==> flow/design.v <==
module adc_interface (
    input wire clk,
    input wire rst_n,
    input wire [11:0] adc_data,
    input wire adc_valid,
    output reg [11:0] voltage_fb,
    output reg data_ready
);
    always @(posedge clk or negedge rst_n) begin
        if (!rst_n) begin
            voltage_fb <= 12'd0;
            data_ready <= 1'b0;
        end else begin
            if (adc_valid) begin
                voltage_fb <= adc_data;
                data_ready <= 1'b1;
            end else begin
                data_ready <= 1'b0;
            end
        end
    end
endmodule
module pid_controller #(
    parameter DATA_WIDTH = 12,
    parameter KP = 16'd100,
    parameter KI = 16'd10,
    parameter KD = 16'd5,
    parameter SETPOINT = 12'd2048
)(
    input wire clk,
    input wire rst_n,
    input wire [DATA_WIDTH-1:0] feedback,
    input wire fb_valid,
    output reg [9:0] control_out,
    output reg out_valid
);
    reg signed [DATA_WIDTH:0] error;
    reg signed [DATA_WIDTH:0] prev_error;
    reg signed [31:0] integral;
    reg signed [DATA_WIDTH:0] derivative;
    reg signed [31:0] p_term, i_term, d_term;
    reg signed [31:0] pid_sum;
    always @(posedge clk or negedge rst_n) begin
        if (!rst_n) begin
            error <= 0;
            prev_error <= 0;
            integral <= 0;
            derivative <= 0;
            p_term <= 0;
            i_term <= 0;
            d_term <= 0;
            pid_sum <= 0;
            control_out <= 10'd512;
            out_valid <= 1'b0;
        end else if (fb_valid) begin
            error <= SETPOINT - feedback;
            prev_error <= error;
            if (integral + error > 32'sd100000)
                integral <= 32'sd100000;
            else if (integral + error < -32'sd100000)
                integral <= -32'sd100000;
            else
                integral <= integral + error;
            derivative <= error - prev_error;
            p_term <= ($signed({16'd0, KP}) * error) >>> 8;
            i_term <= ($signed({16'd0, KI}) * integral) >>> 16;
            d_term <= ($signed({16'd0, KD}) * derivative) >>> 8;
            pid_sum <= p_term + i_term + d_term + 32'sd512;
            if (pid_sum > 32'sd1023)
                control_out <= 10'd1023;
            else if (pid_sum < 32'sd0)
                control_out <= 10'd0;
            else
                control_out <= pid_sum[9:0];
            out_valid <= 1'b1;
        end else begin
            out_valid <= 1'b0;
        end
    end
endmodule
module pwm_generator #(
    parameter CLK_FREQ = 100_000_000,
    parameter PWM_FREQ = 100_000,
    parameter PWM_RESOLUTION = 10
)(
    input wire clk,
    input wire rst_n,
    input wire [PWM_RESOLUTION-1:0] duty_cycle,
    output reg pwm_out
);
    localparam COUNTER_MAX = CLK_FREQ / PWM_FREQ;
    reg [$clog2(COUNTER_MAX)-1:0] counter;
    reg [PWM_RESOLUTION-1:0] duty_reg;
    reg [PWM_RESOLUTION-1:0] compare_val;
    always @(posedge clk or negedge rst_n) begin
        if (!rst_n) begin
            counter <= 0;
            duty_reg <= 0;
            compare_val <= 0;
            pwm_out <= 1'b0;
        end else begin
            if (counter < COUNTER_MAX - 1) begin
                counter <= counter + 1;
            end else begin
                counter <= 0;
                duty_reg <= duty_cycle;
            end
            compare_val <= (duty_reg * COUNTER_MAX) >> PWM_RESOLUTION;
            pwm_out <= (counter < compare_val) ? 1'b1 : 1'b0;
        end
    end
endmodule
module buck_converter_top #(
    parameter CLK_FREQ = 100_000_000,
    parameter PWM_FREQ = 100_000,
    parameter V_REF = 12'd2048,
    parameter KP = 16'd100,
    parameter KI = 16'd10,
    parameter KD = 16'd5
)(
    input wire clk,
    input wire rst_n,
    input wire [11:0] adc_data,
    input wire adc_valid,
    output wire pwm_out,
    output wire [11:0] voltage_monitor,
    output wire [9:0] duty_cycle_monitor
);
    wire [11:0] voltage_fb;
    wire adc_ready;
    wire [9:0] duty_cycle;
    wire pid_valid;
    adc_interface adc_if (
        .clk(clk),
        .rst_n(rst_n),
        .adc_data(adc_data),
        .adc_valid(adc_valid),
        .voltage_fb(voltage_fb),
        .data_ready(adc_ready)
    );
    pid_controller #(
        .DATA_WIDTH(12),
        .KP(KP),
        .KI(KI),
        .KD(KD),
        .SETPOINT(V_REF)
    ) pid_ctrl (
        .clk(clk),
        .rst_n(rst_n),
        .feedback(voltage_fb),
        .fb_valid(adc_ready),
        .control_out(duty_cycle),
        .out_valid(pid_valid)
    );
    pwm_generator #(
        .CLK_FREQ(CLK_FREQ),
        .PWM_FREQ(PWM_FREQ),
        .PWM_RESOLUTION(10)
    ) pwm_gen (
        .clk(clk),
        .rst_n(rst_n),
        .duty_cycle(duty_cycle),
        .pwm_out(pwm_out)
    );
    assign voltage_monitor = voltage_fb;
    assign duty_cycle_monitor = duty_cycle;
endmodule
Settings: LEC_CHECK=0, ABC_AREA=1, CAP_MARGIN=20, CORE_ASPECT_RATIO=0.5, CORE_MARGIN=2, CORE_UTILIZATION=72, CTS_CLUSTER_DIAMETER=396, CTS_CLUSTER_SIZE=99, PLACE_DENSITY=0.36, SLEW_MARGIN=20, TNS_END_PERCENT=10; clock period 3.5 ns.
run.sh (not shown) runs the stock make flow with config.mk's settings and CLKGATE_MAP_FILE=.
The baseline completed and failed the layout checks on negative setup slack.
Next try:
Settings changed: CORE_ASPECT_RATIO 0.5 to 0.7, CTS_CLUSTER_DIAMETER 396 to unset, CTS_CLUSTER_SIZE 99 to unset, PLACE_DENSITY 0.36 to unset, PLACE_DENSITY_LB_ADDON set to 0.04, TNS_END_PERCENT 10 to unset.
Clock period 3.5 ns to 3.97 ns, I/O delays scaled along.
After rerunning:
- The changed run reached the layout checks and failed them: negative setup slack
- routed wire length rises by about 12%
- fmax stays flat
- final cell count goes down by about 0.6%
- sequential share of layout area went up by 0.33 points
- area after synthesis is unchanged
- utilization came out lower by 1.0 points
- clock skew is about the same
- first-iteration DRC count grows by 53%
- critical path depth shrinks by 4
Next try:
Settings changed: ABC_AREA 1 to unset, CORE_ASPECT_RATIO 0.7 to unset, CORE_UTILIZATION 72 to 60, PLACE_DENSITY_LB_ADDON 0.04 to unset.
Clock period 3.97 ns to 3.29 ns, I/O delays scaled along.
The new run reached the layout checks and failed them: negative setup slack.
Die size grows by 12%.
Critical path depth grows by 2.
Utilization shrinks by 0.66 points.
Area after synthesis shrinks by 6.5%.
Next try:
Settings changed: CORE_UTILIZATION 60 to 65.
Clock period 3.29 ns to 4.65 ns, I/O delays scaled along.
Result:
- The changed run finished with timing, DRC and antenna clean
- global-route usage fell by 2.3 points
- worst setup slack improves by 1100 ps
- cell count fell by 15%
- hold slack improves by 290 ps

========
// buck_converter_top: RTL as listed in full above, without the edits since
make LEC_CHECK=0 CAP_MARGIN=15 CORE_MARGIN=2 CORE_UTILIZATION=72 CTS_CLUSTER_DIAMETER=192 CTS_CLUSTER_SIZE=96 SLEW_MARGIN=20 TNS_END_PERCENT=5 finish   # period 7.51 ns
Change:
--- a/flow/config.mk
+++ b/flow/config.mk
@@ -8 +8 @@
-export CAP_MARGIN = 15
+export CAP_MARGIN = 20
@@ -14 +13,0 @@
-export TNS_END_PERCENT = 5
==> flow/constraint.sdc (replaced) <==
create_clock -name core_clock -period 9.78 [get_ports {clk}]
set_input_delay 1.9560 -clock core_clock [delete_from_list [all_inputs] [get_ports {clk}]]
set_output_delay 1.9560 -clock core_clock [all_outputs]
set_load 0.01 [all_outputs]
After rerunning: The new run passed the timing, design-rule and antenna checks. Cell count does not change. Non-clock buffer count is unchanged. First-iteration DRC count came out lower by about 3.6%. Synthesized cell count stays the same. Wire length came out higher by 0.65%. Synthesized area stays the same.
Change:
--- a/flow/config.mk
+++ b/flow/config.mk
@@ -10,3 +10 @@
-export CORE_UTILIZATION = 72
-export CTS_CLUSTER_DIAMETER = 192
-export CTS_CLUSTER_SIZE = 96
+export CORE_UTILIZATION = 40
==> flow/constraint.sdc (replaced) <==
create_clock -name core_clock -period 4.89 [get_ports {clk}]
set_input_delay 0.9780 -clock core_clock [delete_from_list [all_inputs] [get_ports {clk}]]
set_output_delay 0.9780 -clock core_clock [all_outputs]
set_load 0.01 [all_outputs]
Clock-buffer cell count goes up by 6.
Setup slack gets worse by 4.2 ns.
Via count goes down by 2.4%.
Die area goes up by about 80%.
Critical path depth goes up by 1.
Non-clock buffer count goes up by 11.
Cell area goes up by about 2.3%.
Flip-flop count does not change.
Area after synthesis stays the same.
Cell count goes up by about 13%.

========
cedar:
Starts from the design.v that is shown in full above.
clock: 7.8 ns
lec_check: 0
cap_margin: 15
core_margin: 2
core_utilization: 72
cts_cluster_diameter: 192
cts_cluster_size: 96
setup_slack_margin: 1.93
slew_margin: 20
Here is what was changed in the inputs of raven compared with cedar.
Settings: removing SETUP_SLACK_MARGIN (formerly 1.93); removing CTS_CLUSTER_SIZE (formerly 96); changing CTS_CLUSTER_DIAMETER from 192 to 47; changing CAP_MARGIN from 15 to 0; changing the clock period (ns, I/O delays scaled along) from 7.8 to 3.8.
Notes after the runs:
Complete run, failing final checks: raven, reason negative setup slack.
Comparing raven and cedar, the lower fraction of area in multi-input gates is on raven.
In the tables for raven and cedar, cell count reads lower with cedar.
For ember, these inputs were changed with respect to raven:
Settings: changing CAP_MARGIN from 0 to 20; changing CORE_UTILIZATION from 72 to 40; removing CTS_CLUSTER_DIAMETER (formerly 47); changing the clock period (ns, I/O delays scaled along) from 3.8 to 5.3.
## What came out
Across raven and ember, a clean result was obtained everywhere but in raven.
Although raven finished all stages, its layout failed final checks on negative setup slack.
The final reports for ember and raven show headroom to the max-slew limit lower in the former.
Row worst setup slack: ember higher / raven lower
Lower post-route clock period utilization was reported by ember, not raven.
From ember to raven, sequential cell count did not move at all.
Changes observed in ember relative to raven: met2 global-route usage fell 35 points, global routing usage summed across all routing layers shrank by 21 points.
--- input diff ember..nickel ---
Settings: putting TNS_END_PERCENT at 15 where nothing was set; putting CTS_CLUSTER_SIZE at 98 where nothing was set; putting CTS_CLUSTER_DIAMETER at 367 where nothing was set; swapping 5.3 for 10.0 in the clock period (ns, I/O delays scaled along).
==> results <==
Compared with ember, in nickel largest fanout of any net on the critical path increased 10; final RePlAce weighted congestion decreased 2.2%; register-to-register slack increased 4.87 ns.
Input-level comparison between garnet and nickel:
Settings: setting CELL_PAD_IN_SITES_GLOBAL_PLACEMENT to 3 for the first time; changing CTS_CLUSTER_DIAMETER from 367 to 364; setting CELL_PAD_IN_SITES_DETAIL_PLACEMENT to 2 for the first time; changing SLEW_MARGIN from 20 to 30; setting GPL_ROUTABILITY_DRIVEN to 0 for the first time; changing CTS_CLUSTER_SIZE from 98 to 66; setting MAX_ROUTING_LAYER to met4 for the first time; changing TNS_END_PERCENT from 15 to 10; setting HOLD_SLACK_MARGIN to -0.05 for the first time.
Notes after the runs:
garnet ended with every stage complete and zero timing, DRC or antenna violations. For nickel, the cell type of the slowest stage on the worst timing path was sky130_fd_sc_hd__nand2b_1, unlike garnet, where it was sky130_fd_sc_hd__a2111oi_0. garnet and nickel ended up with roughly the same clock network area share. Total vias in the final route up about 4.6% in garnet wrt nickel. nickel -> garnet: total number of sequential cells delta 0, exact match. garnet ended up with a lower biggest cell delay along the critical path than nickel did. Min routing usage on met1 across nickel and garnet: nickel.
